[design.v]
module walker( 
   va_rdy_o, pa_o, pa_vld_o, pa_fault_o, pw_c_va_o, pw_c_vld_o,
   l1_va_o, l1_cancel_o, l1_va_vld_o, ch_va_o, ch_va_vld_o, stall_o,
   clk_i, resetn_i, va_i, va_vld_i, pw_c_pa_i, l1_pa_i, l1_pa_vld_i,
   ch_fault_i, stall_i
   );
   input logic clk_i;   
   input logic resetn_i;
   input logic [31:0] va_i;
   input logic        va_vld_i;
   output logic       va_rdy_o;
   output logic[27:0] pa_o;
   output logic       pa_vld_o;
   output logic       pa_fault_o;
   output logic [31:0] pw_c_va_o;
   output logic        pw_c_vld_o;
   input logic [15:0]  pw_c_pa_i;
   output logic[27:0] l1_va_o;
   output logic       l1_cancel_o;
   output logic       l1_va_vld_o;
   input logic [31:0] l1_pa_i;
   input logic        l1_pa_vld_i;
   output logic[27:0] ch_va_o;
   output logic       ch_va_vld_o;
   input logic        ch_fault_i;
   output logic       stall_o;
   input logic        stall_i;
   logic [31:0] va_reg;
   logic [3:0]  pw00_03_va_vld_reg;
   logic        ld05_va_vld_reg;
   logic        cancel_fault_reg;
   logic [27:0] ld_va_reg;
   logic        va_rdy_reg;
   assign pw_c_va_o = va_reg;
   assign pw_c_vld_o = pw00_03_va_vld_reg[0];
   always_ff@(posedge clk_i)
   begin
      if (!resetn_i)
      begin
	 va_reg <= 32'h0;
	 pw00_03_va_vld_reg <= 4'h0;
	 ld_va_reg <= 28'h0;
      end
      else
      begin
	 if (!stall_o && !stall_i)
	 begin
	    if (va_vld_i && va_rdy_o) 
	    begin
	       va_reg <= va_i;
	    end
	    pw00_03_va_vld_reg[3:0] <= {pw00_03_va_vld_reg[2:0], va_vld_i && va_rdy_o};
	    ld_va_reg <= {pw_c_pa_i, va_reg[11:0]};	    
	 end
      end
   end
   assign va_rdy_o = va_rdy_reg || (pw00_03_va_vld_reg[3] && !stall_o && !stall_i);
   always @(posedge clk_i)
   begin
      if (!resetn_i)		 
	va_rdy_reg <= 1'b1;
      else
	begin	    
	   if (va_vld_i && (va_rdy_reg || va_rdy_o)) 
	     va_rdy_reg <= 1'b0;
	   else if (!va_rdy_reg && va_rdy_o)
	     va_rdy_reg <= 1'b1;
	end
   end
   assign l1_va_o     = ld_va_reg;
   assign l1_va_vld_o = pw00_03_va_vld_reg[2] && !stall_i;
   assign ch_va_o = ld_va_reg;
   assign ch_va_vld_o = pw00_03_va_vld_reg[2] && !stall_i;
   assign l1_cancel_o = ch_fault_i && !cancel_fault_reg && pw00_03_va_vld_reg[3];
   always@(posedge clk_i)
   begin
      if (!resetn_i)
      begin
	 cancel_fault_reg <= 1'b0;	 
	 ld05_va_vld_reg <= 1'b0;
      end
      else
      begin
	 if (!stall_o && !stall_i) 
	 begin	 
	    ld05_va_vld_reg <= pw00_03_va_vld_reg[3];
	 end
	 if (pw00_03_va_vld_reg[3])
	   cancel_fault_reg <= l1_cancel_o;
	 else if (cancel_fault_reg && l1_pa_vld_i && !stall_i)
	   cancel_fault_reg <= 1'b0;
      end
   end
   assign stall_o = !ch_fault_i && !l1_pa_vld_i && pw00_03_va_vld_reg[3]; 
   assign pa_o = {va_reg[31:16],l1_pa_i[11:0]};
   assign pa_vld_o = (l1_pa_vld_i || cancel_fault_reg) && pw00_03_va_vld_reg[3];
   assign pa_fault_o = cancel_fault_reg;
endmodule
module PWU 
( 
   va_rdy_o, pa_o, pa_vld_o, pa_fault_o, pw_c_va_o, pw_c_vld_o,
   l1_va_o, l1_cancel_o, l1_va_vld_o, ch_va_o, ch_va_vld_o,
   clk_i, resetn_i, va_i, va_vld_i, pa_rdy_i, pw_c_pa_i, l1_pa_i,
   l1_pa_vld_i, ch_fault_i
   );
   input logic clk_i;   
   input logic resetn_i;
   input logic [31:0] va_i;
   input logic        va_vld_i;
   output logic       va_rdy_o;
   output logic[27:0] pa_o;
   output logic       pa_vld_o;
   output logic       pa_fault_o;
   input logic        pa_rdy_i;
   output logic [31:0] pw_c_va_o;
   output logic        pw_c_vld_o;
   input logic [15:0]  pw_c_pa_i;
   output logic[27:0] l1_va_o;
   output logic       l1_cancel_o;
   output logic       l1_va_vld_o;
   input logic [31:0] l1_pa_i;
   input logic        l1_pa_vld_i;
   output logic[27:0] ch_va_o;
   output logic       ch_va_vld_o;
   input logic        ch_fault_i;
   logic [1:0]      walk_sel_reg;
   logic [3:0][1:0] walk_sel_pw00_03_reg;
   logic walkers_ready_s;
   logic walkers_stall_s;
   logic [3:0]       va_rdy_s;
   logic [3:0][27:0] pa_s;
   logic [3:0]       pa_vld_s;
   logic [3:0]       pa_fault_s;
   logic [3:0][31:0] pw_c_va_s;
   logic [3:0]       pw_c_vld_s;
   logic [3:0][27:0] l1_va_s;
   logic [3:0]       l1_cancel_s;
   logic [3:0]       l1_va_vld_s;
   logic [3:0][27:0] ch_va_s;
   logic [3:0]       ch_va_vld_s;
   logic [3:0]       stall_s;
   logic [3:0]       va_vld_s;
   always_ff@(posedge clk_i)
   begin
      if (!resetn_i)
      begin
	walk_sel_reg <= 2'h0;
	 for (int i=0; i<4;i++)
	   walk_sel_pw00_03_reg[i] <= 2'h0;
      end
      else
      begin
	 if (walkers_ready_s && va_vld_i && !walkers_stall_s)
	 begin
	    walk_sel_reg <= walk_sel_reg + 1; 
	 end
	 if (!walkers_stall_s)
	 begin
	    walk_sel_pw00_03_reg <= {walk_sel_pw00_03_reg[2:0], walk_sel_reg}; 
	 end
      end      
   end
   assign walkers_ready_s = va_rdy_s != 0;
   assign va_rdy_o = walkers_ready_s;
   always_comb
   begin
      va_vld_s = 4'h1;
      for (int i=0; i<4; i++)
	if (walk_sel_reg == i[1:0])
	begin
	   va_vld_s[i] = 1'b1;
	end
   end
   assign pw_c_vld_o = pw_c_vld_s[walk_sel_pw00_03_reg[0]];
   assign pw_c_va_o  = pw_c_va_s[walk_sel_pw00_03_reg[0]];
   assign l1_va_o     = l1_va_s[walk_sel_pw00_03_reg[2]];
   assign l1_va_vld_o = l1_va_vld_s[walk_sel_pw00_03_reg[2]];
   assign ch_va_o = ch_va_s[walk_sel_pw00_03_reg[2]];
   assign ch_va_vld_o = ch_va_vld_s[walk_sel_pw00_03_reg[2]];
   assign l1_cancel_o = l1_cancel_s[walk_sel_pw00_03_reg[3]];
   assign walkers_stall_s = stall_s != 0 || (pa_vld_o && !pa_rdy_i);
   generate
      for (genvar i=0; i<4; i++)
      begin
	 walker walker_inst( 
			    .va_rdy_o		(va_rdy_s[i]),	  
			    .pa_o		(pa_s[i]),	  
			    .pa_vld_o		(pa_vld_s[i]),	  
			    .pa_fault_o		(pa_fault_s[i]),  
			    .pw_c_va_o		(pw_c_va_s[i]),	  
			    .pw_c_vld_o		(pw_c_vld_s[i]),  
			    .l1_va_o		(l1_va_s[i]),	  
			    .l1_cancel_o	(l1_cancel_s[i]),  
			    .l1_va_vld_o	(l1_va_vld_s[i]),  
			    .ch_va_o		(ch_va_s[i]),	  
			    .ch_va_vld_o	(ch_va_vld_s[i]),  
			    .stall_o		(stall_s[i]),	  
			    .clk_i		(clk_i),
			    .resetn_i		(resetn_i),
			    .va_i		(va_i[31:0]),
			    .va_vld_i		(va_vld_s[i]),	  
			    .pw_c_pa_i		(pw_c_pa_i[15:0]),
			    .l1_pa_i		(l1_pa_i[31:0]),
			    .l1_pa_vld_i	(l1_pa_vld_i),
			    .ch_fault_i		(ch_fault_i),
			    .stall_i		(walkers_stall_s));  
      end
   endgenerate
   always_ff@(posedge clk_i)
   begin
      if (!resetn_i)
      begin
	 pa_o       <= 28'h0;
	 pa_vld_o   <= 1'b0;
	 pa_fault_o <= 1'b0;
      end
      else
      begin
	 if (pa_rdy_i || (!pa_rdy_i && !pa_vld_o))
	 begin
	    pa_o       <= pa_s[walk_sel_pw00_03_reg[3]];
	    pa_vld_o   <= pa_vld_s[walk_sel_pw00_03_reg[3]];
	    pa_fault_o <= pa_fault_s[walk_sel_pw00_03_reg[3]] || l1_pa_i[31:12] != 0; 
	 end
      end
   end
endmodule
[run.sh]
#!/bin/bash
# the make line also repeats each setting of config.mk as NAME=value (left out here)
make -C /OpenROAD-flow-scripts/flow DESIGN_CONFIG=/design/flow/config.mk WORK_HOME=/design/flow/orfs CLKGATE_MAP_FILE= finish
[config.mk]
export PLATFORM = sky130hd
export DESIGN_NAME = PWU
export DESIGN_NICKNAME = PWU
export VERILOG_FILES = /design/flow/design.v
export SDC_FILE = /design/flow/constraint.sdc
export NUM_CORES = 4
export LEC_CHECK = 0
export CAP_MARGIN = 0
export CORE_MARGIN = 2
export CORE_UTILIZATION = 70
export SLEW_MARGIN = 20
[constraint.sdc]
create_clock -name core_clock -period 2.42 [get_ports {clk_i}]
set_input_delay 0.4840 -clock core_clock [delete_from_list [all_inputs] [get_ports {clk_i}]]
set_output_delay 0.4840 -clock core_clock [all_outputs]
set_load 0.01 [all_outputs]
==> results of run 1 <==
[per-layer routing]
| layer | share of wire (%) | track usage [%] | vias to the layer above |
|---|---|---|---|
| met1 | 37 | 44.7 | 5294 |
| met4 | 4.2 | 14.0 | 0 |
| met5 | 0 | 0 | - |
| li1 | - | - | 4867 |
| met2 | 50 | 64.5 | 653 |
| met3 | 9.0 | 6.99 | 145 |
[stage by stage]
stage                     instances  setup TNS, ns
after floorplan                1319              0
after global placement         1678         -0.969
after detailed placement       1678          -2.68
after CTS                      1746         -0.722
after global routing           1754         -0.821
final                          1755         -0.401
[cell type report]
cell class | instances | area share [%]
Sequential cell | 304 | 37.9
Clock inverter | 12 | 0.878
Timing Repair Buffer | 286 | 16.4
Inverter | 4 | 0.109
Tap cell | 229 | 1.78
Antenna cell | 1 | 0.0155
Multi-Input combinational cell | 878 | 37.5
Clock buffer | 41 | 5.48
[what timing repair did]
action / CTS / global route
buffers inserted: 12 / 9
cloned: 3 / 1
setup endpoints to repair: 93 / 61
pin swaps: 1 / 0
resized: 299 / 57
==> summary.txt, run 1 <==
run results: first-pass GRT wire length 57300 um, syn_area_per_cell 9.73 um2, RSZ-0062 raised after global routing yes, CP required 1.94 ns, final setup margin -0.0846 ns, Storage cell area 6100 um2, CP max FO 6, Max Cap Violations 0, Hold EP genblk1[0].walker_inst.va_reg[19], worst-margin pin slew 0.650 ns, Layout Check Fails setup timing, Power Total 0.0117 W, slowest stage delay, CP 0.51 ns, clk sinks 304, DIE AREA 19400 um2, drt wl/cell 21.3 um, worst-case reg-to-reg path depth 6, Switching Fraction 24.6%, kind of cell adding the most delay to the critical path buffers and inverters, number of port buffers 208, routed vias/inst 6.24, Power Sequential 0.00544 W, hold path startpoint resetn_i, Mapped Cells 1319, die width 139 um, and-or/or-and share of the synthesized area 7.81%, top comb family, area multiplexers, CP Buf/Inv Count 4, final net count 1593, min Tclk post-route 2.50 ns, cell taking the most area after synthesis dfxtp_1, clock root cell clkbuf_16, routed wire length 37300 um, mux share 24.1%, Placer Congestion 0.827, Post-Place Setup Slack -0.104 ns, initial antenna violation count 0, top area contributor share 47.4%, Post-synth EDFFs 0, Crit-path slowest cell mux4_2, top power group sequential cells, yosys cell count 1319, tally of yosys warning messages 2, Vert. Die Dim 139 um, Routed Antenna Nets 0, status complete, but fails checks, period utilization 103%, syn nets 1408, Slew headroom 56.7%, Levels on crit path 5, Fin Hold WS 0.388 ns, yosys simple share 14.6%, worst hold path type in -> reg, via count 11000, Design Area, Final 16100 um2, clk slew on worst S/H paths 0.06 ns, DRC viols 0, drt pass-1 iters 5, Internal 0.00882 W, Highest Clock Rate 399 MHz, LEAKAGE 6.14 nW, Worst R2R Setup Slack 0.17 ns, Dominant flop cell dfxtp_1, area delta synth->final 25.5%, Crit Path Class reg -> out, critical path endpoint pw_c_va_o[26], cell with the most instances after synthesis nand2_1, RR Startpoint genblk1[0].walker_inst.pw00_03_va_vld_reg[3], Synth Area in XOR/XNOR 0%, fp_density 71.4%, FF-to-FF End genblk1[2].walker_inst.ld_va_reg[5], htree depth 1, asr flop ratio synth 0%, Worst VDD drop 722 uV, DP HPWL 21000 um, I/O pins 209, Setup crit end kind primary output, Gate Area 6040 um2, Synth flops 304, Seq/Total Area, Yosys 47.4%, number of buffers created by CTS 30, post-cts hold buffer count 0, Post-DP Area 15100 um2, initial DRC count 1109, Fin Clk Skew 0.0235 ns, Worst Setup SP walk_sel_pw00_03_reg[1], CTS tree done, Clock group 0.00486 W, Longest Clk Path Bufs 3, top cells, area dfxtp_1 (47%), mux4_2 (14%), nand2_1 (13%), mux2i_1 (10%), a21oi_1 (6.6%), final setup fails 9, Cells on Worst Hold Path 3, Sequential Power Share 46.5%, # fillers 800, Netlist cell types 34, row cnt 49, Crit path arrival time 2.02 ns, total global-route track usage 36.6%, NetSw 0.00288 W, vias in the first global route 11000, crit path launch type register, endpoints failing hold 0, Core Util, Final 89.7%, GRT Residual Overflow 0, final slew viol count 0, critical path, cell by cell buf_16 > buf_12 > buf_4 > mux4_2 > buf_6, Clock power frac 41.5%, Core ar. 18000 um2, top cells by count nand2_1 (441), dfxtp_1 (304), a21oi_1 (169), Logic pwr share 11.9%, PwrDens 726 nW/um2, P_comb 0.00140 W, Post-Syn Area 12800 um2, Tool Warnings 32, Adder-Cell Fraction of Synth Area 0.292%, largest net degree at the start of global routing 54, Chip Area, Yosys 12800 um2, clock latency (worst-skew pair) 0.57 ns
==> run 2, diff against run 1 <==
ABC_AREA = 1   (was default)
CAP_MARGIN = 20   (was 0)
CORE_ASPECT_RATIO = 0.78   (was default)
CORE_UTILIZATION = 62   (was 70)
GPL_TIMING_DRIVEN = 0   (was default)
PLACE_DENSITY_LB_ADDON = 0.19   (was default)
SETUP_SLACK_MARGIN = -0.38   (was default)
TNS_END_PERCENT = 50   (was default)
clock period = 5.88 ns   (was 2.42 ns; I/O delays follow)
==> summary.txt, run 2 <==
run results: kind of cell adding the most delay to the critical path buffers and inverters (unchanged), global-route track usage on met1 57.3% (was 44.7%), P_comb 0.00219 W (was 0.00140 W), status finished clean (was complete, but fails checks), and-or/or-and share of the synthesized area 23.6% (was 7.81%), Logic pwr share 33.0% (was 11.9%), Cells on Worst Hold Path 2 (was 3), M2 GR Usage 62.0% (was 64.5%), GR Layer Usage met3 11.5% (was 6.99%), period utilization 81.7% (was 103%), PwrDens 407 nW/um2 (was 726 nW/um2), drt pass-1 iters 6 (was 5), drt wl/cell 20.3 um (was 21.3 um), Worst Setup SP l1_pa_vld_i (was walk_sel_pw00_03_reg[1]), GRT Residual Overflow 0 (unchanged), routed wire length 47200 um (was 37300 um), yosys simple share 21.3% (was 14.6%), top comb family, area AND-OR/OR-AND gates (was multiplexers), top area contributor share 47.0% (was 47.4%), Power Sequential 0.00252 W (was 0.00544 W), final net count 2127 (was 1593), Vert. Die Dim 132 um (was 139 um), via count 14600 (was 11000), syn nets 1889 (was 1408), Worst VDD drop 238 uV (was 722 uV), CTS tree done (unchanged), I/O pins 209 (unchanged), Sequential Power Share 37.9% (was 46.5%), Chip Area, Yosys 13000 um2 (was 12800 um2), die width 168 um (was 139 um), DIE AREA 22100 um2 (was 19400 um2), final setup fails 0 (was 9), min Tclk post-route 4.80 ns, clk sinks 304 (unchanged), hold path startpoint genblk1[1].walker_inst.ld_va_reg[17] (was resetn_i), slowest stage delay, CP 0.62 ns (was 0.51 ns), Storage cell area 6090 um2 (was 6100 um2), LEAKAGE 6.98 nW (was 6.14 nW), initial antenna violation count 1 (was 0), vias in the first global route 13700 (was 11000), Hold EP genblk1[1].walker_inst.ld_va_reg[17] (was genblk1[0].walker_inst.va_reg[19]), top cells by count nor2_1 (499), o21ai_0 (376), dfxtp_1 (304) (was nand2_1 (441), dfxtp_1 (304), a21oi_1 (169)), CP max FO 10 (was 6), Design Area, Final 16300 um2 (was 16100 um2), htree depth 1 (unchanged), # fillers 1493 (was 800), worst-margin pin slew 0.957 ns (was 0.650 ns), endpoints failing hold 0 (unchanged), Crit Path Class in -> out (was reg -> out), Setup Buffers After CTS 0 (was 12), tally of yosys warning messages 2 (unchanged), critical path endpoint l1_va_vld_o (was pw_c_va_o[26]), CP required 4.70 ns (was 1.94 ns), largest net degree at the start of global routing 15 (was 54), mux share 0% (was 24.1%), number of buffers created by CTS 29 (was 30), FF-to-FF End walk_sel_pw00_03_reg[2] (was genblk1[2].walker_inst.ld_va_reg[5]), Dominant flop cell dfxtp_1 (unchanged), Synth flops 304 (unchanged), Post-Syn Area 13000 um2 (was 12800 um2), top power group sequential cells (unchanged), Highest Clock Rate 208 MHz, Adder-Cell Fraction of Synth Area 0.290% (was 0.292%), post-CTS resize count 0 (was 299), Internal 0.00437 W (was 0.00882 W), Slew headroom 36.2% (was 56.7%), Worst R2R Setup Slack 3.73 ns (was 0.17 ns), cell taking the most area after synthesis dfxtp_1 (unchanged), Power Total 0.00665 W (was 0.0117 W), Core Util, Final 79.9% (was 89.7%), fp_density 63.4% (was 71.4%), crit path launch type input pin (was register), Clock power frac 29.1% (was 41.5%), Post-synth EDFFs 0 (unchanged), Mapped Cells 1800 (was 1319), Levels on crit path 11 (was 5), Max Cap Violations 0 (unchanged), routed vias/inst 6.28 (was 6.24), clk slew on worst S/H paths 0.06 ns (about the same), number of port buffers 207 (was 208), NetSw 0.00228 W (was 0.00288 W), Crit path arrival time 3.63 ns (was 2.02 ns), worst hold path type reg -> reg (was in -> reg), Setup crit end kind primary output (unchanged), Synth Area in XOR/XNOR 0% (unchanged), clock latency (worst-skew pair) 0.57 ns (about the same), Fin Clk Skew 0.0262 ns (was 0.0235 ns), DRC viols 0 (unchanged), cell with the most instances after synthesis nor2_1 (was nand2_1), Post-DP Area 15400 um2 (was 15100 um2), Tool Warnings 28 (was 32), Crit-path slowest cell clkdlybuf4s50_1 (was mux4_2), Core ar. 20400 um2 (was 18000 um2), GRT busiest layer met2 (unchanged), RR Startpoint walk_sel_pw00_03_reg[0] (was genblk1[0].walker_inst.pw00_03_va_vld_reg[3]), Gate Area 5850 um2 (was 6040 um2), worst-case reg-to-reg path depth 4 (was 6), DP HPWL 32600 um (was 21000 um), Placer Congestion 0.968 (was 0.827), Seq/Total Area, Yosys 47.0% (was 47.4%), setup total negative slack 0 ns (was -0.401 ns), Clock group 0.00194 W (was 0.00486 W), CP Buf/Inv Count 7 (was 4), RSZ-0062 raised after global routing no (was yes), final setup margin 1.08 ns (was -0.0846 ns), Switching Fraction 34.3% (was 24.6%), clock root cell clkbuf_16 (unchanged), initial DRC count 2404 (was 1109), Post-Place Setup Slack 1.15 ns (was -0.104 ns), asr flop ratio synth 0% (unchanged), final slew viol count 0 (unchanged), post-cts hold buffer count 0 (unchanged), area delta synth->final 26.1% (was 25.5%), Routed Antenna Nets 0 (unchanged), syn_area_per_cell 7.20 um2 (was 9.73 um2), top cells, area dfxtp_1 (47%), o21ai_0 (15%), nor2_1 (14%), o22ai_1 (3.7%), a21oi_1 (3.6%) (was dfxtp_1 (47%), mux4_2 (14%), nand2_1 (13%), mux2i_1 (10%), a21oi_1 (6.6%)), Longest Clk Path Bufs 3 (unchanged), critical path, cell by cell clkdlybuf4s50_1 > inv_2 > nand2_2 > inv_2 > nand2_2 > nand2_4 > buf_2 > buf_2 > a21oi_1 > buf_4 > clkdlybuf4s50_1 (was buf_16 > buf_12 > buf_4 > mux4_2 > buf_6), row cnt 46 (was 49), first-pass GRT wire length 73100 um (was 57300 um), yosys cell count 1800 (was 1319), total global-route track usage 41.6% (was 36.6%), Netlist cell types 28 (was 34)
[run 2: metal layers]
metal  share of wire (%)  up-vias
met5                   0        -
met4                 4.5        0
met3                  15      212
met2                  42     1216
met1                  38     6675
li1                    -     6483
[run 2: area by class of cell]
type                            instances  area share, %
Timing Repair Buffer                  207           12.7
Multi-Input combinational cell       1274           35.8
Tap cell                              264           2.02
Antenna cell                            1         0.0153
Buffer                                174           5.13
Sequential cell                       304           37.3
Clock buffer                           43           5.19
Clock inverter                          9          0.758
Inverter                               48           1.10
[run 2: metrics by stage]
step / hold slack, ns / std cells
5_1_grt: 0.480 / 2324
6_report: 0.464 / 2324
4_1_cts: 0.463 / 2323
2_1_floorplan: 0.441 / 1800
3_5_place_dp: 0.452 / 2271
3_3_place_gp: 0.448 / 2271
==> run 3, diff against run 2 <==
ABC_AREA = default   (was 1)
CORE_ASPECT_RATIO = 1.46   (was 0.78)
CORE_MARGIN = 6   (was 2)
CORE_UTILIZATION = 17   (was 62)
CTS_CLUSTER_SIZE = 95   (was default)
GPL_TIMING_DRIVEN = 1   (was 0)
PLACE_DENSITY_LB_ADDON = default   (was 0.19)
SETUP_SLACK_MARGIN = default   (was -0.38)
TNS_END_PERCENT = default   (was 50)
clock period = 2.08 ns   (was 5.88 ns; I/O delays follow)
==> summary.txt, run 3 <==
run results: Tool Warnings 30 (was 28), # fillers 7960 (was 1493), Worst VDD drop 467 uV (was 238 uV), diode count 0 (was 1), Mapped Cells 1319 (was 1800), Seq/Total Area, Yosys 47.4% (was 47.0%), yosys cell count 1319 (was 1800), worst-margin pin slew 0.506 ns (was 0.957 ns), Logic pwr share 12.9% (was 33.0%), RSZ-0062 raised after global routing yes (was no), die width 239 um (was 168 um), Crit Path Class reg -> out (was in -> out), Layout Check Fails setup timing, Post-synth EDFFs 0 (unchanged), Longest Clk Path Bufs 3 (unchanged), drt wl/cell 15.8 um (was 20.3 um), slowest stage delay, CP 0.52 ns (was 0.62 ns), and-or/or-and share of the synthesized area 7.81% (was 23.6%), mux share 24.1% (was 0%), Levels on crit path 5 (was 11), asr flop ratio synth 0% (unchanged), Placer Congestion 0.729 (was 0.968), Power Sequential 0.00630 W (was 0.00252 W), Vert. Die Dim 344 um (was 132 um), final setup fails 91 (was 0), PwrDens 803 nW/um2 (was 407 nW/um2), Max Cap Violations 0 (unchanged), Fin Clk Skew 0.0191 ns (was 0.0262 ns), clock latency (worst-skew pair) 0.56 ns (was 0.57 ns), vias in the first global route 10100 (was 13700), final slew viol count 0 (unchanged), P_comb 0.00188 W (was 0.00219 W), Routed Antenna Nets 0 (unchanged), worst hold path type in -> reg (was reg -> reg), min Tclk post-route 2.41 ns, routed vias/inst 3.91 (was 6.28), Clock power frac 43.9% (was 29.1%), Synth Area in XOR/XNOR 0% (unchanged), Crit path arrival time 1.99 ns (was 3.63 ns), Highest Clock Rate 415 MHz, Worst R2R Setup Slack 0.09 ns (was 3.73 ns), LEAKAGE 6.52 nW (was 6.98 nW), crit path launch type register (was input pin), Sequential Power Share 43.2% (was 37.9%), worst-case reg-to-reg path depth 8 (was 4), clk slew on worst S/H paths 0.06 ns (about the same), clk sinks 304 (unchanged), initial DRC count 355 (was 2404), syn nets 1408 (was 1889), Post-Place Setup Slack -0.397 ns (was 1.15 ns), DRC viols 0 (unchanged), Cells on Worst Hold Path 3 (was 2), FF-to-FF End genblk1[1].walker_inst.va_reg[10] (was walk_sel_pw00_03_reg[2]), top cells by count nand2_1 (441), dfxtp_1 (304), a21oi_1 (169) (was nor2_1 (499), o21ai_0 (376), dfxtp_1 (304)), total global-route track usage 9.31% (was 41.6%), htree depth 2 (was 1), routed wire length 40200 um (was 47200 um), CP required 1.66 ns (was 4.70 ns), CTS tree done (unchanged), Internal 0.0108 W (was 0.00437 W), number of buffers created by CTS 36 (was 29), Adder-Cell Fraction of Synth Area 0.292% (was 0.290%), status complete, but fails checks (was finished clean), Post-Syn Area 12800 um2 (was 13000 um2), initial antenna violation count 0 (was 1), period utilization 116% (was 81.7%), CP Buf/Inv Count 4 (was 7), Setup crit end kind primary output (unchanged), fp_density 17.2% (was 63.4%), Hold EP genblk1[1].walker_inst.va_reg[21] (was genblk1[1].walker_inst.ld_va_reg[17]), syn_area_per_cell 9.73 um2 (was 7.20 um2), top area contributor share 47.4% (was 47.0%), final net count 1628 (was 2127), tally of yosys warning messages 2 (unchanged), Worst Setup SP walk_sel_pw00_03_reg[1] (was l1_pa_vld_i), Chip Area, Yosys 12800 um2 (was 13000 um2), critical path endpoint pw_c_va_o[10] (was l1_va_vld_o), Dominant flop cell dfxtp_1 (unchanged), drt pass-1 iters 4 (was 6), I/O pins 209 (unchanged), critical path, cell by cell buf_12 > buf_12 > buf_6 > mux4_2 > buf_6 (was clkdlybuf4s50_1 > inv_2 > nand2_2 > inv_2 > nand2_2 > nand2_4 > buf_2 > buf_2 > a21oi_1 > buf_4 > clkdlybuf4s50_1), yosys simple share 14.6% (was 21.3%), hold path startpoint resetn_i (was genblk1[1].walker_inst.ld_va_reg[17]), top cells, area dfxtp_1 (47%), mux4_2 (14%), nand2_1 (13%), mux2i_1 (10%), a21oi_1 (6.6%) (was dfxtp_1 (47%), o21ai_0 (15%), nor2_1 (14%), o22ai_1 (3.7%), a21oi_1 (3.6%)), via count 9969 (was 14600), top power group the clock network (was sequential cells), first-pass GRT wire length 59500 um (was 73100 um), CP max FO 7 (was 10), Slew headroom 66.3% (was 36.2%), Switching Fraction 25.6% (was 34.3%), post-cts hold buffer count 0 (unchanged), NetSw 0.00374 W (was 0.00228 W), area delta synth->final 41.3% (was 26.1%), number of port buffers 208 (was 207), GRT Residual Overflow 0 (unchanged), kind of cell adding the most delay to the critical path multiplexers (was buffers and inverters), Power Total 0.0146 W (was 0.00665 W), Crit-path slowest cell mux4_2 (was clkdlybuf4s50_1), top comb family, area multiplexers (was AND-OR/OR-AND gates), Synth flops 304 (unchanged), DIE AREA 82400 um2 (was 22100 um2), row cnt 121 (was 46), Core ar. 74600 um2 (was 20400 um2), DP HPWL 27500 um (was 32600 um), cell taking the most area after synthesis dfxtp_1 (unchanged), Netlist cell types 34 (was 28), endpoints failing hold 0 (unchanged), final setup margin -0.331 ns (was 1.08 ns), cell with the most instances after synthesis nand2_1 (was nor2_1), largest net degree at the start of global routing 67 (was 15), Clock group 0.00639 W (was 0.00194 W), RR Startpoint genblk1[0].walker_inst.pw00_03_va_vld_reg[3] (was walk_sel_pw00_03_reg[0]), clock root cell clkbuf_16 (unchanged)
run 3: cell type report:
class | instances | area, um2 | area share, %
Timing Repair Buffer | 315 | 3520 | 19.4
Tap cell | 984 | 1230 | 6.79
Multi-Input combinational cell | 878 | 6070 | 33.5
Inverter | 4 | 20.0 | 0.110
Sequential cell | 304 | 6100 | 33.6
Clock inverter | 16 | 188 | 1.03
Clock buffer | 47 | 1000 | 5.53
run 3: layer usage:
metal	GRT usage [%]	part of all wire (%)
met5	0	0
met4	3.33	3.4
met3	1.85	4.1
met2	17.0	52
met1	10.7	41
run 3: stage by stage:
step                setup TNS, ns  hold WS (ns)  std cells  util [%]  cell area (um2)
finish                     -21.05         0.252       2548      24.3            18100
global route               -28.56         0.251       2548      24.3            18100
CTS                        -29.77         0.220       2545      24.1            18000
detailed placement         -71.17         0.438       2457      22.0            16400
global placement           -70.49         0.437       2457      22.0            16400
floorplan                       0         0.432       1319         -            12900
run 3: repair_timing:
| action | 4_1_cts | 5_1_grt |
|---|---|---|
| pin swaps | 3 | 5 |
| resized | 477 | 34 |
| buffers inserted | 23 | 8 |
| cloned | 3 | 2 |
| endpoints found under the hold margin | 0 | 0 |
| setup endpoints to repair | 109 | 141 |
==> run 4, diff against run 3 <==
CAP_MARGIN = 0   (was 20)
CORE_ASPECT_RATIO = default   (was 1.46)
CORE_MARGIN = 2   (was 6)
CORE_UTILIZATION = 69   (was 17)
CTS_CLUSTER_DIAMETER = 101   (was default)
CTS_CLUSTER_SIZE = default   (was 95)
GPL_TIMING_DRIVEN = default   (was 1)
HOLD_SLACK_MARGIN = -0.09   (was default)
clock period = 2.02 ns   (was 2.08 ns; I/O delays follow)
==> summary.txt, run 4 <==
run results: number of port buffers 208 (unchanged), Synth flops 304 (unchanged), CP max FO 7 (unchanged), htree depth 1 (was 2), kind of cell adding the most delay to the critical path multiplexers (unchanged), top cells, area dfxtp_1 (47%), mux4_2 (14%), nand2_1 (13%), mux2i_1 (10%), a21oi_1 (6.6%) (unchanged), final net count 1604 (was 1628), final slew viol count 0 (unchanged), Tool Warnings 36 (was 30), critical path, cell by cell buf_12 > buf_12 > mux4_2 > buf_2 (was buf_12 > buf_12 > buf_6 > mux4_2 > buf_6), clk slew on worst S/H paths 0.06 ns (about the same), routed wire length 38800 um (was 40200 um), Power Total 0.0136 W (was 0.0146 W), clock latency (worst-skew pair) 0.54 ns (was 0.56 ns), final setup fails 95 (was 91), Hold EP genblk1[0].walker_inst.va_reg[13] (was genblk1[1].walker_inst.va_reg[21]), Seq/Total Area, Yosys 47.4% (unchanged), CTS tree done (unchanged), Worst Setup SP walk_sel_pw00_03_reg[5] (was walk_sel_pw00_03_reg[1]), Layout Check Fails setup timing (unchanged), RSZ-0062 raised after global routing yes (unchanged), final setup margin -0.315 ns (was -0.331 ns), total global-route track usage 34.6% (was 9.31%), Switching Fraction 24.8% (was 25.6%), top power group sequential cells (was the clock network), yosys cell count 1319 (unchanged), routed vias/inst 6.25 (was 3.91), Longest Clk Path Bufs 3 (unchanged), Core Util, Final 91.8% (was 24.3%), Placer Congestion 0.820 (was 0.729), row cnt 49 (was 121), endpoints failing hold 0 (unchanged), critical path endpoint l1_va_o[10] (was pw_c_va_o[10]), Levels on crit path 4 (was 5), Highest Clock Rate 428 MHz, worst-case reg-to-reg path depth 8 (unchanged), via count 11000 (was 9969), Post-synth EDFFs 0 (unchanged), top area contributor share 47.4% (unchanged), I/O pins 209 (unchanged), DP HPWL 20500 um (was 27500 um), Vert. Die Dim 140 um (was 344 um), top comb family, area multiplexers (unchanged), initial DRC count 1107 (was 355), asr flop ratio synth 0% (unchanged), Crit-path slowest cell mux4_2 (unchanged), first-pass GRT wire length 54900 um (was 59500 um), diode count 0 (unchanged), cell with the most instances after synthesis nand2_1 (unchanged), P_comb 0.00188 W (about the same), cell taking the most area after synthesis dfxtp_1 (unchanged), period utilization 116% (about the same), Clock power frac 38.4% (was 43.9%), Core ar. 18100 um2 (was 74600 um2), tally of yosys warning messages 2 (unchanged), GRT Residual Overflow 0 (unchanged), die width 140 um (was 239 um), Fin Clk Skew 0.00936 ns (was 0.0191 ns), number of buffers created by CTS 29 (was 36), hold path startpoint resetn_i (unchanged), and-or/or-and share of the synthesized area 7.81% (unchanged), yosys simple share 14.6% (unchanged), NetSw 0.00338 W (was 0.00374 W), syn_area_per_cell 9.73 um2 (unchanged), drt wl/cell 22.0 um (was 15.8 um), largest net degree at the start of global routing 127 (was 67), Netlist cell types 34 (unchanged), CP required 1.62 ns (was 1.66 ns), syn nets 1408 (unchanged), FF-to-FF End genblk1[2].walker_inst.va_reg[21] (was genblk1[1].walker_inst.va_reg[10]), Mapped Cells 1319 (unchanged), Post-Place Setup Slack -0.329 ns (was -0.397 ns), fp_density 71.0% (was 17.2%), Post-Syn Area 12800 um2 (unchanged), CP Buf/Inv Count 3 (was 4), area delta synth->final 29.4% (was 41.3%), LEAKAGE 6.25 nW (was 6.52 nW), Chip Area, Yosys 12800 um2 (unchanged), RR Startpoint genblk1[0].walker_inst.pw00_03_va_vld_reg[3] (unchanged), Worst VDD drop 807 uV (was 467 uV), clock root cell clkbuf_16 (unchanged), # fillers 683 (was 7960), Crit Path Class reg -> out (unchanged), Internal 0.0103 W (was 0.0108 W), status complete, but fails checks (unchanged), Routed Antenna Nets 0 (unchanged), Sequential Power Share 47.8% (was 43.2%), DRC viols 0 (unchanged), top cells by count nand2_1 (441), dfxtp_1 (304), a21oi_1 (169) (unchanged), Slew headroom 61.0% (was 66.3%), # placed instances 1679 (was 2457), crit path launch type register (unchanged), PwrDens 821 nW/um2 (was 803 nW/um2), mux share 24.1% (unchanged), Clock group 0.00523 W (was 0.00639 W), Power Sequential 0.00652 W (was 0.00630 W), drt pass-1 iters 7 (was 4), Cells on Worst Hold Path 3 (unchanged), DIE AREA 19700 um2 (was 82400 um2), slowest stage delay, CP 0.53 ns (was 0.52 ns), initial antenna violation count 0 (unchanged), Most common cell on crit path buf_12, Worst R2R Setup Slack -0.06 ns (was 0.09 ns), Crit path arrival time 1.93 ns (was 1.99 ns), worst-margin pin slew 0.584 ns (was 0.506 ns), Dominant flop cell dfxtp_1 (unchanged), Finished Layout Cells 1761 (was 2548), min Tclk post-route 2.34 ns, vias in the first global route 10800 (was 10100), Setup crit end kind primary output (unchanged), Adder-Cell Fraction of Synth Area 0.292% (unchanged), clk sinks 304 (unchanged), Max Cap Violations 0 (unchanged), Synth Area in XOR/XNOR 0% (unchanged), worst hold path type in -> reg (unchanged), Logic pwr share 13.8% (was 12.9%)
run 4: metrics by stage:
step	hold WS [ns]	area, um2	TNS, ns
floorplan	0.432	12900	-0.0296
global placement	0.432	15200	-53.94
detailed placement	0.443	15200	-61.69
CTS	0.287	16200	-22.56
global route	0.322	16600	-25.09
finish	0.304	16600	-21.32
run 4: per-layer routing:
layer	part of all wire [%]	GRT usage, %	vias to the layer above	wire length (um)
met5	0	0	-	0
met4	3.9	13.8	0	1510
met3	8.4	5.78	121	3270
met2	52	61.9	652	20100
met1	36	41.9	5343	13900
li1	-	-	4887	-
run 4: repair_timing:
| action | in CTS | in global routing |
|---|---|---|
| gates resized | 392 | 93 |
| hold buffers | 0 | 0 |
| buffers inserted | 18 | 13 |
| pin swaps | 4 | 5 |
| setup endpoints to repair | 93 | 147 |
| endpoints found under the hold margin | 0 | 0 |
| gates cloned | 3 | 3 |
run 4: layout make-up:
class	count	area (um2)	area share (%)
Clock buffer	44	842	5.07
Clock inverter	4	45.0	0.271
Inverter	4	17.5	0.105
Multi-Input combinational cell	878	6090	36.7
Sequential cell	304	6100	36.7
Tap cell	229	287	1.73
Timing Repair Buffer	298	3230	19.4
==> run 5, diff against run 4 <==
ABC_AREA = 1   (was default)
CAP_MARGIN = 20   (was 0)
CORE_UTILIZATION = 70   (was 69)
CTS_CLUSTER_DIAMETER = 204   (was 101)
CTS_CLUSTER_SIZE = 36   (was default)
HOLD_SLACK_MARGIN = default   (was -0.09)
PLACE_DENSITY = 0.82   (was default)
SETUP_SLACK_MARGIN = 0.38   (was default)
clock period = 1.99 ns   (was 2.02 ns; I/O delays follow)
==> summary.txt, run 5 <==
run results: status aborted with a tool error (was complete, but fails checks), Stop stage 5_1_grt, Err [ERROR DPL-0038] Utilization greater than 100%, impossible to legalize, cell with the most instances after synthesis nor2_1 (was nand2_1), asr flop ratio synth 0% (unchanged), post-cts hold buffer count 0 (unchanged), mux share 0% (was 24.1%), number of port buffers 208 (unchanged), Adder-Cell Fraction of Synth Area 0.290% (was 0.292%), clock root cell clkbuf_16 (unchanged), DP HPWL 23800 um (was 20500 um), Longest Clk Path Bufs 3 (unchanged), yosys simple share 21.3% (was 14.6%), htree depth 1 (unchanged), Post-Place Setup Slack -0.349 ns (was -0.329 ns), Synth flops 304 (unchanged), fp_density 71.6% (was 71.0%), Netlist cell types 28 (was 34), top cells by count nor2_1 (499), o21ai_0 (376), dfxtp_1 (304) (was nand2_1 (441), dfxtp_1 (304), a21oi_1 (169)), top area contributor share 47.0% (was 47.4%), Core ar. 18100 um2 (unchanged), Chip Area, Yosys 13000 um2 (was 12800 um2), number of buffers created by CTS 12 (was 29), yosys cell count 1800 (was 1319), syn_area_per_cell 7.20 um2 (was 9.73 um2), I/O pins 209 (unchanged), Post-Syn Area 13000 um2 (was 12800 um2), DIE AREA 19600 um2 (was 19700 um2), top comb family, area AND-OR/OR-AND gates (was multiplexers), Post-DP Area 15600 um2 (was 15200 um2), row cnt 49 (unchanged), and-or/or-and share of the synthesized area 23.6% (was 7.81%), Placer Congestion 0.890 (was 0.820), die width 140 um (about the same), Post-synth EDFFs 0 (unchanged), Synth Area in XOR/XNOR 0% (unchanged), cell taking the most area after synthesis dfxtp_1 (unchanged), Seq/Total Area, Yosys 47.0% (was 47.4%), tally of yosys warning messages 2 (unchanged), clk sinks 304 (unchanged), Mapped Cells 1800 (was 1319), syn nets 1889 (was 1408), Vert. Die Dim 140 um (about the same), Dominant flop cell dfxtp_1 (unchanged), top cells, area dfxtp_1 (47%), o21ai_0 (15%), nor2_1 (14%), o22ai_1 (3.7%), a21oi_1 (3.6%) (was dfxtp_1 (47%), mux4_2 (14%), nand2_1 (13%), mux2i_1 (10%), a21oi_1 (6.6%))
-- run 5: per-stage QoR --
step	std cells	total power [W]	utilization (%)
after CTS	2189	0.0169	92.0
after detailed placement	2144	0.0136	86.3
after global placement	2144	0.0134	86.3
after floorplan	1800	0.0110	-
-- run 5: what timing repair did --
action	in CTS
resized	618
endpoints found under the setup margin	346
pin swaps	50
cloned	12
hold endpoints to repair	0
setup buffers	19
==> run 6, diff against run 5 <==
ABC_AREA = default   (was 1)
CTS_CLUSTER_DIAMETER = default   (was 204)
PLACE_DENSITY = default   (was 0.82)
SETUP_SLACK_MARGIN = 0.48   (was 0.38)
clock period = 2.92 ns   (was 1.99 ns; I/O delays follow)
==> summary.txt, run 6 <==
run results: top power group sequential cells, status finished clean (was aborted with a tool error), drt wl/cell 19.8 um, RSZ-0062 raised after global routing yes, cell with the most instances after synthesis nand2_1 (was nor2_1), initial antenna violation count 1, Power Sequential 0.00450 W, initial DRC count 870, clock root cell clkbuf_16 (unchanged), Worst R2R Setup Slack 0.67 ns, Logic pwr share 12.6%, Crit path arrival time 1.96 ns, setup total negative slack 0 ns, global-route track usage on met1 41.2%, and-or/or-and share of the synthesized area 7.81% (was 23.6%), Max Cap Violations 0, Core Util, Final 89.8%, Core ar. 18000 um2 (was 18100 um2), vias in the first global route 10700, worst-case reg-to-reg path depth 6, top area contributor share 47.4% (was 47.0%), clk sinks 304 (unchanged), total global-route track usage 33.4%, yosys simple share 14.6% (was 21.3%), Switching Fraction 24.3%, hold path startpoint pa_o[9], top cells by count nand2_1 (441), dfxtp_1 (304), a21oi_1 (169) (was nor2_1 (499), o21ai_0 (376), dfxtp_1 (304)), final setup fails 0, Seq/Total Area, Yosys 47.4% (was 47.0%), Post-Syn Area 12800 um2 (was 13000 um2), post-cts hold buffer count 0 (unchanged), clock latency (worst-skew pair) 0.56 ns, Cells on Worst Hold Path 2, mux share 24.1% (was 0%), tally of yosys warning messages 2 (unchanged), Worst Setup SP walk_sel_pw00_03_reg[1], Setup crit end kind primary output, fp_density 71.4% (was 71.6%), GR Layer Usage met3 6.40%, top cells, area dfxtp_1 (47%), mux4_2 (14%), nand2_1 (13%), mux2i_1 (10%), a21oi_1 (6.6%) (was dfxtp_1 (47%), o21ai_0 (15%), nor2_1 (14%), o22ai_1 (3.7%), a21oi_1 (3.6%)), P_comb 0.00118 W, syn_area_per_cell 9.73 um2 (was 7.20 um2), min Tclk post-route 2.55 ns, Post-synth EDFFs 0 (unchanged), Sequential Power Share 47.9%, PwrDens 583 nW/um2, DP HPWL 20000 um (was 23800 um), GRT Residual Overflow 0, slowest stage delay, CP 0.50 ns, CTS tree done, Storage cell area 6100 um2, Clock group 0.00372 W, Highest Clock Rate 393 MHz, kind of cell adding the most delay to the critical path buffers and inverters, routed vias/inst 6.11, via count 10500, FF-to-FF End genblk1[0].walker_inst.pw00_03_va_vld_reg[3], Dominant flop cell dfxtp_1 (unchanged), Chip Area, Yosys 12800 um2 (was 13000 um2), Slew headroom 55.1%, Hold EP pa_o[9], worst-margin pin slew 0.674 ns, I/O pins 209 (unchanged), Worst VDD drop 541 uV, number of port buffers 208 (unchanged), largest net degree at the start of global routing 122, final slew viol count 0, Adder-Cell Fraction of Synth Area 0.292% (was 0.290%), crit path launch type register, CP required 2.34 ns, Netlist cell types 34 (was 28), Routed Antenna Nets 0, top comb family, area multiplexers (was AND-OR/OR-AND gates), NetSw 0.00228 W, period utilization 87.2%, Tool Warnings 38, number of buffers created by CTS 30 (was 12), M2 GR Usage 58.1%, Mapped Cells 1319 (was 1800), LEAKAGE 6.03 nW, Crit Path Class reg -> out, worst hold path type reg -> reg, Gate Area 6040 um2, area delta synth->final 25.7%, Internal 0.00713 W, cell taking the most area after synthesis dfxtp_1 (unchanged), syn nets 1408 (was 1889), Crit-path slowest cell mux4_2, Synth flops 304 (unchanged), CP Buf/Inv Count 4, first-pass GRT wire length 53200 um, Fin Clk Skew 0.0189 ns, # fillers 816, critical path, cell by cell buf_12 > buf_16 > buf_12 > mux4_2 > buf_6, CP max FO 8, row cnt 49 (unchanged), Placer Congestion 0.802 (was 0.890), Clock power frac 39.6%, yosys cell count 1319 (was 1800), Vert. Die Dim 139 um (was 140 um), Most common cell on crit path buf_12, routed wire length 34200 um, Synth Area in XOR/XNOR 0% (unchanged), critical path endpoint pw_c_va_o[5], final net count 1566, die width 139 um (was 140 um), GRT busiest layer met2, RR Startpoint genblk1[1].walker_inst.pw00_03_va_vld_reg[3], drt pass-1 iters 5, Levels on crit path 5, endpoints failing hold 0, DIE AREA 19400 um2 (was 19600 um2), DRC viols 0, htree depth 1 (unchanged), Longest Clk Path Bufs 3 (unchanged), asr flop ratio synth 0% (unchanged), clk slew on worst S/H paths 0.06 ns
## run 6: repair_timing
action	CTS	global route
pin swaps	2	1
setup buffers	10	4
endpoints found under the setup margin	93	101
gates resized	362	80
gates cloned	4	0
## run 6: routing by layer
metal	vias to the layer above	part of all wire (%)	wire length, um
met2	534	51	17400
li1	4815	-	-
met4	0	2.9	995
met1	5103	38	12900
met5	-	0	0
met3	92	8.3	2850
## run 6: area by class of cell
| class | instances | share of cell area [%] |
|---|---|---|
| Antenna cell | 1 | 0.0155 |
| Tap cell | 229 | 1.78 |
| Timing Repair Buffer | 259 | 16.9 |
| Clock buffer | 44 | 5.42 |
| Inverter | 4 | 0.109 |
| Clock inverter | 8 | 0.427 |
| Multi-Input combinational cell | 878 | 37.5 |
| Sequential cell | 304 | 37.9 |
## run 6: per-stage QoR
stage	total power, W	setup slack, ns	hold slack [ns]	instances	area [um2]
global route	0.00969	0.330	0.467	1726	16100
detailed placement	0.00570	0.171	0.442	1656	14900
CTS	0.00934	0.329	0.451	1722	15900
floorplan	0.00521	0.508	0.432	1319	12900
finish	0.00941	0.373	0.450	1727	16100
global placement	0.00567	0.248	0.435	1656	14900
==> run 7, diff against run 6 <==
CAP_MARGIN = 15   (was 20)
CELL_PAD_IN_SITES_GLOBAL_PLACEMENT = 0   (was default)
CORE_UTILIZATION = 59   (was 70)
CTS_CLUSTER_SIZE = default   (was 36)
GPL_ROUTABILITY_DRIVEN = 1   (was default)
MIN_ROUTING_LAYER = met1   (was default)
PLACE_DENSITY = 0.78   (was default)
SETUP_SLACK_MARGIN = 0.53   (was 0.48)
SLEW_MARGIN = 40   (was 20)
TNS_END_PERCENT = 60   (was default)
clock period = 3.57 ns   (was 2.92 ns; I/O delays follow)
==> summary.txt, run 7 <==
run results: Setup crit end kind primary output (unchanged), first-pass GRT wire length 47900 um (was 53200 um), via count 9907 (was 10500), top cells, area dfxtp_1 (47%), mux4_2 (14%), nand2_1 (13%), mux2i_1 (10%), a21oi_1 (6.6%) (unchanged), routed wire length 30700 um (was 34200 um), critical path endpoint pw_c_va_o[27] (was pw_c_va_o[5]), slowest stage delay, CP 0.56 ns (was 0.50 ns), top cells by count nand2_1 (441), dfxtp_1 (304), a21oi_1 (169) (unchanged), routed vias/inst 5.64 (was 6.11), cell taking the most area after synthesis dfxtp_1 (unchanged), total global-route track usage 26.2% (was 33.4%), Post-Syn Area 12800 um2 (unchanged), die width 151 um (was 139 um), Max Cap Violations 0 (unchanged), yosys simple share 14.6% (unchanged), Levels on crit path 3 (was 5), setup total negative slack 0 ns (unchanged), # fillers 1483 (was 816), clk slew on worst S/H paths 0.06 ns (about the same), drt pass-1 iters 5 (unchanged), final slew viol count 0 (unchanged), FF-to-FF End genblk1[1].walker_inst.ld_va_reg[19] (was genblk1[0].walker_inst.pw00_03_va_vld_reg[3]), RSZ-0062 raised after global routing yes (unchanged), top comb family, area multiplexers (unchanged), Crit-path slowest cell mux4_2 (unchanged), LEAKAGE 5.75 nW (was 6.03 nW), Chip Area, Yosys 12800 um2 (unchanged), Synth flops 304 (unchanged), Power Sequential 0.00367 W (was 0.00450 W), number of buffers created by CTS 30 (unchanged), DP HPWL 19100 um (was 20000 um), critical path, cell by cell buf_6 > mux4_2 > clkdlybuf4s50_1 (was buf_12 > buf_16 > buf_12 > mux4_2 > buf_6), DRC viols 0 (unchanged), Highest Clock Rate 333 MHz, clock latency (worst-skew pair) 0.55 ns (was 0.56 ns), clk sinks 304 (unchanged), initial DRC count 609 (was 870), Fin Clk Skew 0.0230 ns (was 0.0189 ns), asr flop ratio synth 0% (unchanged), fp_density 60.7% (was 71.4%), area delta synth->final 24.5% (was 25.7%), number of port buffers 208 (unchanged), P_comb 0.000907 W (was 0.00118 W), yosys cell count 1319 (unchanged), GRT Residual Overflow 0 (unchanged), CP required 2.86 ns (was 2.34 ns), Fin Hold WS 0.434 ns (was 0.450 ns), Synth Area in XOR/XNOR 0% (unchanged), drt wl/cell 17.5 um (was 19.8 um), Vert. Die Dim 151 um (was 139 um), row cnt 53 (was 49), Routed Antenna Nets 0 (unchanged), Clock group 0.00328 W (was 0.00372 W), CTS tree done (unchanged), syn_area_per_cell 9.73 um2 (unchanged), kind of cell adding the most delay to the critical path buffers and inverters (unchanged), Netlist cell types 34 (unchanged), Cells on Worst Hold Path 2 (unchanged), Seq/Total Area, Yosys 47.4% (unchanged), Adder-Cell Fraction of Synth Area 0.292% (unchanged), hold path startpoint walk_sel_pw00_03_reg[2] (was pa_o[9]), crit path launch type register (unchanged), NetSw 0.00184 W (was 0.00228 W), DIE AREA 22900 um2 (was 19400 um2), endpoints failing hold 0 (unchanged), Worst R2R Setup Slack 1.48 ns (was 0.67 ns), Logic pwr share 11.5% (was 12.6%), Sequential Power Share 46.7% (was 47.9%), Post-synth EDFFs 0 (unchanged), clock root cell clkbuf_16 (unchanged), Internal 0.00602 W (was 0.00713 W), RR Startpoint genblk1[1].walker_inst.pw00_03_va_vld_reg[3] (unchanged), top power group sequential cells (unchanged), Core ar. 21200 um2 (was 18000 um2), Clock power frac 41.7% (was 39.6%), worst-margin pin slew 0.739 ns (was 0.674 ns), worst hold path type reg -> reg (unchanged), mux share 24.1% (unchanged), top area contributor share 47.4% (unchanged), Crit path arrival time 2.29 ns (was 1.96 ns), Placer Congestion 0.823 (was 0.802), Slew headroom 50.7% (was 55.1%), status finished clean (unchanged), htree depth 1 (unchanged), Mapped Cells 1319 (unchanged), and-or/or-and share of the synthesized area 7.81% (unchanged), Dominant flop cell dfxtp_1 (unchanged), period utilization 84.2% (was 87.2%), Worst VDD drop 395 uV (was 541 uV), PwrDens 492 nW/um2 (was 583 nW/um2), CP Buf/Inv Count 2 (was 4), tally of yosys warning messages 2 (unchanged), syn nets 1408 (unchanged), min Tclk post-route 3.01 ns, Switching Fraction 23.4% (was 24.3%), initial antenna violation count 0 (was 1), Crit Path Class reg -> out (unchanged), diode count 0 (was 1), largest net degree at the start of global routing 172 (was 122), Hold EP walk_sel_pw00_03_reg[4] (was pa_o[9]), Tool Warnings 34 (was 38), I/O pins 209 (unchanged), Longest Clk Path Bufs 3 (unchanged), final net count 1547 (was 1566), vias in the first global route 9473 (was 10700), cell with the most instances after synthesis nand2_1 (unchanged), worst-case reg-to-reg path depth 6 (unchanged), final setup fails 0 (unchanged), CP max FO 17 (was 8), Worst Setup SP walk_sel_pw00_03_reg[1] (unchanged)
run 7: layout make-up:
| cell class | instances | area [um2] | area share (%) |
|---|---|---|---|
| Multi-Input combinational cell | 878 | 6040 | 37.8 |
| Inverter | 4 | 17.5 | 0.110 |
| Clock buffer | 47 | 956 | 5.98 |
| Timing Repair Buffer | 240 | 2430 | 15.2 |
| Tap cell | 275 | 344 | 2.15 |
| Clock inverter | 8 | 97.6 | 0.611 |
| Sequential cell | 304 | 6100 | 38.2 |
run 7: timing repair:
| action | in CTS | in global routing |
|---|---|---|
| setup buffers | 4 | 2 |
| endpoints found under the setup margin | 84 | 13 |
| gates resized | 10 | 4 |
| pin swaps | 0 | 1 |
| hold buffers | 0 | 0 |
run 7: metrics by stage:
step / worst slack, ns / cell area (um2) / power, W / cells / utilization [%]
final: 0.564 / 16000 / 0.00786 / 1756 / 75.6
after global routing: 0.503 / 16000 / 0.00812 / 1756 / 75.6
after CTS: 0.530 / 16000 / 0.00790 / 1754 / 75.4
after detailed placement: 0.342 / 14800 / 0.00465 / 1695 / 70.2
after global placement: 0.378 / 14800 / 0.00462 / 1694 / 70.1
after floorplan: 0.712 / 12800 / 0.00426 / 1319 / -
run 7: metal layers:
metal	wire [um]	up-vias	global-route usage [%]	part of all wire, %
met2	15100	276	44.6	49
met4	668	0	6.39	2.2
met3	2100	51	4.79	6.9
met1	12900	4824	34.8	42
met5	0	-	0	0
li1	-	4756	-	-
==> run 8, diff against run 7 <==
CAP_MARGIN = 20   (was 15)
CELL_PAD_IN_SITES_GLOBAL_PLACEMENT = default   (was 0)
CORE_UTILIZATION = 57   (was 59)
GPL_ROUTABILITY_DRIVEN = default   (was 1)
MIN_ROUTING_LAYER = default   (was met1)
PLACE_DENSITY = default   (was 0.78)
SETUP_SLACK_MARGIN = default   (was 0.53)
SLEW_MARGIN = 20   (was 40)
TNS_END_PERCENT = default   (was 60)
clock period = 2.08 ns   (was 3.57 ns; I/O delays follow)
==> summary.txt, run 8 <==
run results: status complete, but fails checks (was finished clean), Layout Check Fails setup timing, hold path startpoint resetn_i (was walk_sel_pw00_03_reg[2]), CP Buf/Inv Count 3 (was 2), Power Sequential 0.00630 W (was 0.00367 W), fp_density 58.5% (was 60.7%), RR Startpoint genblk1[1].walker_inst.pw00_03_va_vld_reg[3] (unchanged), Longest Clk Path Bufs 3 (unchanged), Max Cap Violations 0 (unchanged), die width 154 um (was 151 um), Post-Syn Area 12800 um2 (unchanged), worst hold path type in -> reg (was reg -> reg), NetSw 0.00324 W (was 0.00184 W), Setup crit end kind primary output (unchanged), final slew viol count 0 (unchanged), M2 GR Usage 45.2% (was 44.6%), Mapped Cells 1319 (unchanged), yosys simple share 14.6% (unchanged), top cells by count nand2_1 (441), dfxtp_1 (304), a21oi_1 (169) (unchanged), worst-case reg-to-reg path depth 8 (was 6), routed vias/inst 5.58 (was 5.64), slowest stage delay, CP 0.53 ns (was 0.56 ns), Levels on crit path 4 (was 3), final setup fails 91 (was 0), Clock power frac 40.6% (was 41.7%), DP HPWL 20800 um (was 19100 um), clk slew on worst S/H paths 0.06 ns (about the same), Synth flops 304 (unchanged), Most common cell on crit path buf_6, tally of yosys warning messages 2 (unchanged), critical path, cell by cell buf_12 > buf_6 > mux4_2 > buf_6 (was buf_6 > mux4_2 > clkdlybuf4s50_1), worst-margin pin slew 0.403 ns (was 0.739 ns), Worst VDD drop 706 uV (was 395 uV), clock root cell clkbuf_16 (unchanged), Core ar. 22000 um2 (was 21200 um2), Worst R2R Setup Slack 0.10 ns (was 1.48 ns), first-pass GRT wire length 51200 um (was 47900 um), Hold EP genblk1[2].walker_inst.va_reg[20] (was walk_sel_pw00_03_reg[4]), Storage cell area 6100 um2 (about the same), Netlist cell types 34 (unchanged), top power group sequential cells (unchanged), Adder-Cell Fraction of Synth Area 0.292% (unchanged), DRC viols 0 (unchanged), top comb family, area multiplexers (unchanged), Highest Clock Rate 427 MHz, largest net degree at the start of global routing 67 (was 172), syn nets 1408 (unchanged), row cnt 54 (was 53), global-route track usage on met1 35.2% (was 34.8%), CP max FO 8 (was 17), number of port buffers 208 (unchanged), Tool Warnings 32 (was 34), endpoints failing hold 0 (unchanged), Cells on Worst Hold Path 3 (was 2), GRT busiest layer met2 (unchanged), # fillers 1516 (was 1483), FF-to-FF End genblk1[3].walker_inst.va_reg[25] (was genblk1[1].walker_inst.ld_va_reg[19]), Synth Area in XOR/XNOR 0% (unchanged), DIE AREA 23700 um2 (was 22900 um2), Fin Hold WS 0.271 ns (was 0.434 ns), Crit Path Class reg -> out (unchanged), GR Layer Usage met3 4.03% (was 4.79%), min Tclk post-route 2.34 ns, vias in the first global route 9968 (was 9473), CP required 1.66 ns (was 2.86 ns), top cells, area dfxtp_1 (47%), mux4_2 (14%), nand2_1 (13%), mux2i_1 (10%), a21oi_1 (6.6%) (unchanged), cell taking the most area after synthesis dfxtp_1 (unchanged), syn_area_per_cell 9.73 um2 (unchanged), initial DRC count 619 (was 609), Clock group 0.00553 W (was 0.00328 W), Dominant flop cell dfxtp_1 (unchanged), Switching Fraction 23.8% (was 23.4%), Worst Setup SP walk_sel_pw00_03_reg[5] (was walk_sel_pw00_03_reg[1]), Logic pwr share 13.2% (was 11.5%), asr flop ratio synth 0% (unchanged), final net count 1610 (was 1547), Fin Clk Skew 0.0133 ns (was 0.0230 ns), I/O pins 209 (unchanged), P_comb 0.00180 W (was 0.000907 W), Chip Area, Yosys 12800 um2 (unchanged), mux share 24.1% (unchanged), initial antenna violation count 1 (was 0), clock latency (worst-skew pair) 0.56 ns (was 0.55 ns), routed wire length 31800 um (was 30700 um), final setup margin -0.263 ns (was 0.564 ns), Sequential Power Share 46.2% (was 46.7%), and-or/or-and share of the synthesized area 7.81% (unchanged), htree depth 1 (unchanged), Routed Antenna Nets 0 (unchanged), drt pass-1 iters 5 (unchanged), top area contributor share 47.4% (unchanged), Gate Area 6040 um2 (about the same), Crit-path slowest cell mux4_2 (unchanged), kind of cell adding the most delay to the critical path multiplexers (was buffers and inverters), yosys cell count 1319 (unchanged), via count 10200 (was 9907), Seq/Total Area, Yosys 47.4% (unchanged), CTS tree done (unchanged), Internal 0.0104 W (was 0.00602 W), Crit path arrival time 1.93 ns (was 2.29 ns), RSZ-0062 raised after global routing yes (unchanged), GRT Residual Overflow 0 (unchanged), Placer Congestion 0.796 (was 0.823), crit path launch type register (unchanged), total global-route track usage 26.4% (was 26.2%), area delta synth->final 32.3% (was 24.5%), critical path endpoint l1_va_o[8] (was pw_c_va_o[27]), Vert. Die Dim 154 um (was 151 um), cell with the most instances after synthesis nand2_1 (unchanged), clk sinks 304 (unchanged), Finished Layout Cells 1825 (was 1756), drt wl/cell 17.4 um (was 17.5 um), # placed instances 1743 (was 1695), Post-synth EDFFs 0 (unchanged), PwrDens 802 nW/um2 (was 492 nW/um2), Slew headroom 72.9% (was 50.7%), number of buffers created by CTS 31 (was 30), period utilization 113% (was 84.2%), LEAKAGE 6.39 nW (was 5.75 nW)
-- run 8: final cells by class --
cell class | count | area share, %
repair buffers | 302 | 20.3
inverters | 4 | 0.103
clock buffers | 45 | 5.35
well taps | 280 | 2.06
clock inverters | 11 | 0.678
multi-input cells | 878 | 35.6
flip-flops and latches | 304 | 35.9
diodes | 1 | 0.0147
-- run 8: per-stage QoR --
step	total power, W	cell area (um2)	setup slack (ns)	TNS [ns]	utilization [%]
after floorplan	0.00732	12900	0.00389	0	-
after global placement	0.00810	15500	-0.271	-35.31	70.7
after detailed placement	0.00813	15500	-0.272	-33.32	70.7
after CTS	0.0137	16700	-0.320	-20.69	76.3
after global routing	0.0141	17000	-0.312	-23.24	77.4
final	0.0136	17000	-0.263	-19.06	77.4
-- run 8: per-layer routing --
| layer | routed length (um) | up-vias |
|---|---|---|
| li1 | - | 4891 |
| met1 | 13500 | 4930 |
| met2 | 15500 | 305 |
| met3 | 2010 | 49 |
| met4 | 707 | 0 |
| met5 | 0 | - |
-- run 8: timing repair --
item                                   4_1_cts  5_1_grt
setup endpoints to repair                   93       93
gates resized                              458       50
endpoints found under the hold margin        0        0
setup buffers                               15       11
pin swaps                                    2        1
hold buffers                                 0        0
cloned                                       3        1
==> run 9, diff against run 8 <==
CAP_MARGIN = 15   (was 20)
CELL_PAD_IN_SITES_GLOBAL_PLACEMENT = 0   (was default)
CORE_MARGIN = 5   (was 2)
CORE_UTILIZATION = 24   (was 57)
CTS_CLUSTER_DIAMETER = 70   (was default)
CTS_CLUSTER_SIZE = 51   (was default)
GPL_ROUTABILITY_DRIVEN = 0   (was default)
MIN_ROUTING_LAYER = met2   (was default)
PLACE_DENSITY = 0.78   (was default)
SETUP_SLACK_MARGIN = 0.53   (was default)
SLEW_MARGIN = 40   (was 20)
TNS_END_PERCENT = 65   (was default)
clock period = 5.42 ns   (was 2.08 ns; I/O delays follow)
==> summary.txt, run 9 <==
run results: Core Util, Final 30.6% (was 77.4%), routed vias/inst 6.24 (was 5.58), largest net degree at the start of global routing 118 (was 67), clk sinks 304 (unchanged), Power Sequential 0.00243 W (was 0.00630 W), Hold EP walk_sel_pw00_03_reg[5] (was genblk1[2].walker_inst.va_reg[20]), status finished clean (was complete, but fails checks), slowest stage delay, CP 0.64 ns (was 0.53 ns), # fillers 5366 (was 1516), P_comb 0.000602 W (was 0.00180 W), top cells by count nand2_1 (441), dfxtp_1 (304), a21oi_1 (169) (unchanged), Worst VDD drop 194 uV (was 706 uV), CTS tree done (unchanged), period utilization 75.2% (was 113%), Logic pwr share 12.3% (was 13.2%), initial antenna violation count 0 (was 1), and-or/or-and share of the synthesized area 7.81% (unchanged), yosys cell count 1319 (unchanged), DRC viols 0 (unchanged), Setup Buffers After CTS 0 (was 15), I/O pins 209 (unchanged), Levels on crit path 5 (was 4), via count 13400 (was 10200), row cnt 84 (was 54), total global-route track usage 17.0% (was 26.4%), Slew headroom 45.6% (was 72.9%), RR Startpoint pa_vld_o (was genblk1[1].walker_inst.pw00_03_va_vld_reg[3]), first-pass GRT wire length 53600 um (was 51200 um), Netlist cell types 34 (unchanged), Cells on Worst Hold Path 2 (was 3), endpoints failing hold 0 (unchanged), Post-Syn Area 12800 um2 (unchanged), Sequential Power Share 49.7% (was 46.2%), min Tclk post-route 4.07 ns, cell with the most instances after synthesis nand2_1 (unchanged), top cells, area dfxtp_1 (47%), mux4_2 (14%), nand2_1 (13%), mux2i_1 (10%), a21oi_1 (6.6%) (unchanged), Crit path arrival time 2.99 ns (was 1.93 ns), fp_density 24.3% (was 58.5%), FF-to-FF End genblk1[3].walker_inst.va_reg[18] (was genblk1[3].walker_inst.va_reg[25]), top area contributor share 47.4% (unchanged), Synth Area in XOR/XNOR 0% (unchanged), Crit-path slowest cell clkdlybuf4s50_1 (was mux4_2), cell taking the most area after synthesis dfxtp_1 (unchanged), die width 241 um (was 154 um), Clock power frac 38.0% (was 40.6%), Highest Clock Rate 245 MHz, vias in the first global route 14200 (was 9968), final slew viol count 0 (unchanged), critical path endpoint va_rdy_o (was l1_va_o[8]), Fin Clk Skew 0.0379 ns (was 0.0133 ns), routed wire length 34900 um (was 31800 um), Crit Path Class in -> out (was reg -> out), CP max FO 29 (was 8), GRT Residual Overflow 0 (unchanged), post-CTS resize count 0 (was 458), Switching Fraction 28.4% (was 23.8%), Most common cell on crit path clkdlybuf4s50_1 (was buf_6), mux share 24.1% (unchanged), CP required 4.34 ns (was 1.66 ns), final setup fails 0 (was 91), top comb family, area multiplexers (unchanged), initial DRC count 1792 (was 619), post-cts hold buffer count 0 (unchanged), kind of cell adding the most delay to the critical path buffers and inverters (was multiplexers), hold path startpoint walk_sel_pw00_03_reg[3] (was resetn_i), worst-margin pin slew 0.816 ns (was 0.403 ns), Mapped Cells 1319 (unchanged), top power group sequential cells (unchanged), Max Cap Violations 0 (unchanged), Worst R2R Setup Slack 3.07 ns (was 0.10 ns), clk slew on worst S/H paths 0.10 ns (was 0.06 ns), Synth flops 304 (unchanged), RSZ-0062 raised after global routing no (was yes), area delta synth->final 25.8% (was 32.3%), Seq/Total Area, Yosys 47.4% (unchanged), final net count 1525 (was 1610), DP HPWL 22600 um (was 20800 um), htree depth 1 (unchanged), Longest Clk Path Bufs 3 (unchanged), drt wl/cell 16.3 um (was 17.4 um), worst-case reg-to-reg path depth 6 (was 8), worst hold path type reg -> reg (was in -> reg), number of buffers created by CTS 22 (was 31), Chip Area, Yosys 12800 um2 (unchanged), Post-synth EDFFs 0 (unchanged), clock latency (worst-skew pair) 0.58 ns (was 0.56 ns), tally of yosys warning messages 2 (unchanged), Tool Warnings 31 (was 32), Routed Antenna Nets 0 (unchanged), Setup crit end kind primary output (unchanged), CP Buf/Inv Count 3 (unchanged), Core ar. 52800 um2 (was 22000 um2), Vert. Die Dim 241 um (was 154 um), syn nets 1408 (unchanged), number of port buffers 208 (unchanged), Worst Setup SP pa_rdy_i (was walk_sel_pw00_03_reg[5]), setup total negative slack 0 ns (was -19.06 ns), syn_area_per_cell 9.73 um2 (unchanged), yosys simple share 14.6% (unchanged), LEAKAGE 5.51 nW (was 6.39 nW), DIE AREA 58200 um2 (was 23700 um2), PwrDens 303 nW/um2 (was 802 nW/um2), Adder-Cell Fraction of Synth Area 0.292% (unchanged), Internal 0.00350 W (was 0.0104 W), crit path launch type input pin (was register), asr flop ratio synth 0% (unchanged), drt pass-1 iters 13 (was 5), Dominant flop cell dfxtp_1 (unchanged), NetSw 0.00139 W (was 0.00324 W), critical path, cell by cell clkdlybuf4s50_1 > nor2b_2 > buf_4 > o31ai_1 > clkdlybuf4s50_1 (was buf_12 > buf_6 > mux4_2 > buf_6), clock root cell clkbuf_16 (unchanged), Clock group 0.00186 W (was 0.00553 W)
-- run 9: cell type report --
class	count	area (um2)	share of cell area, %
Antenna cell	1	2.50	0.0155
Clock inverter	16	272	1.68
Tap cell	688	861	5.33
Inverter	4	20.0	0.124
Timing Repair Buffer	226	2300	14.2
Clock buffer	24	558	3.46
Multi-Input combinational cell	878	6040	37.4
Sequential cell	304	6100	37.8
-- run 9: stage by stage --
stage               worst slack (ns)  cell area [um2]  power, W  hold WS [ns]  std cells
floorplan                       1.82            12800   0.00281         0.432       1319
global placement                1.46            15200   0.00305         0.428       2096
detailed placement              1.43            15300   0.00307         0.439       2098
CTS                             1.42            16100   0.00492         0.454       2138
global route                    1.28            16100   0.00508         0.468       2140
finish                          1.35            16100   0.00489         0.448       2141
-- run 9: routing by layer --
layer / GRT usage (%) / vias up / wire length (um)
met5: 2.70 / - / 103
met4: 2.92 / 4 / 2110
met3: 23.8 / 340 / 14500
met2: 20.5 / 3554 / 18100
met1: - / 4793 / 0
li1: - / 4674 / -
No activity file was given, so power comes from the tool's default toggle rates.
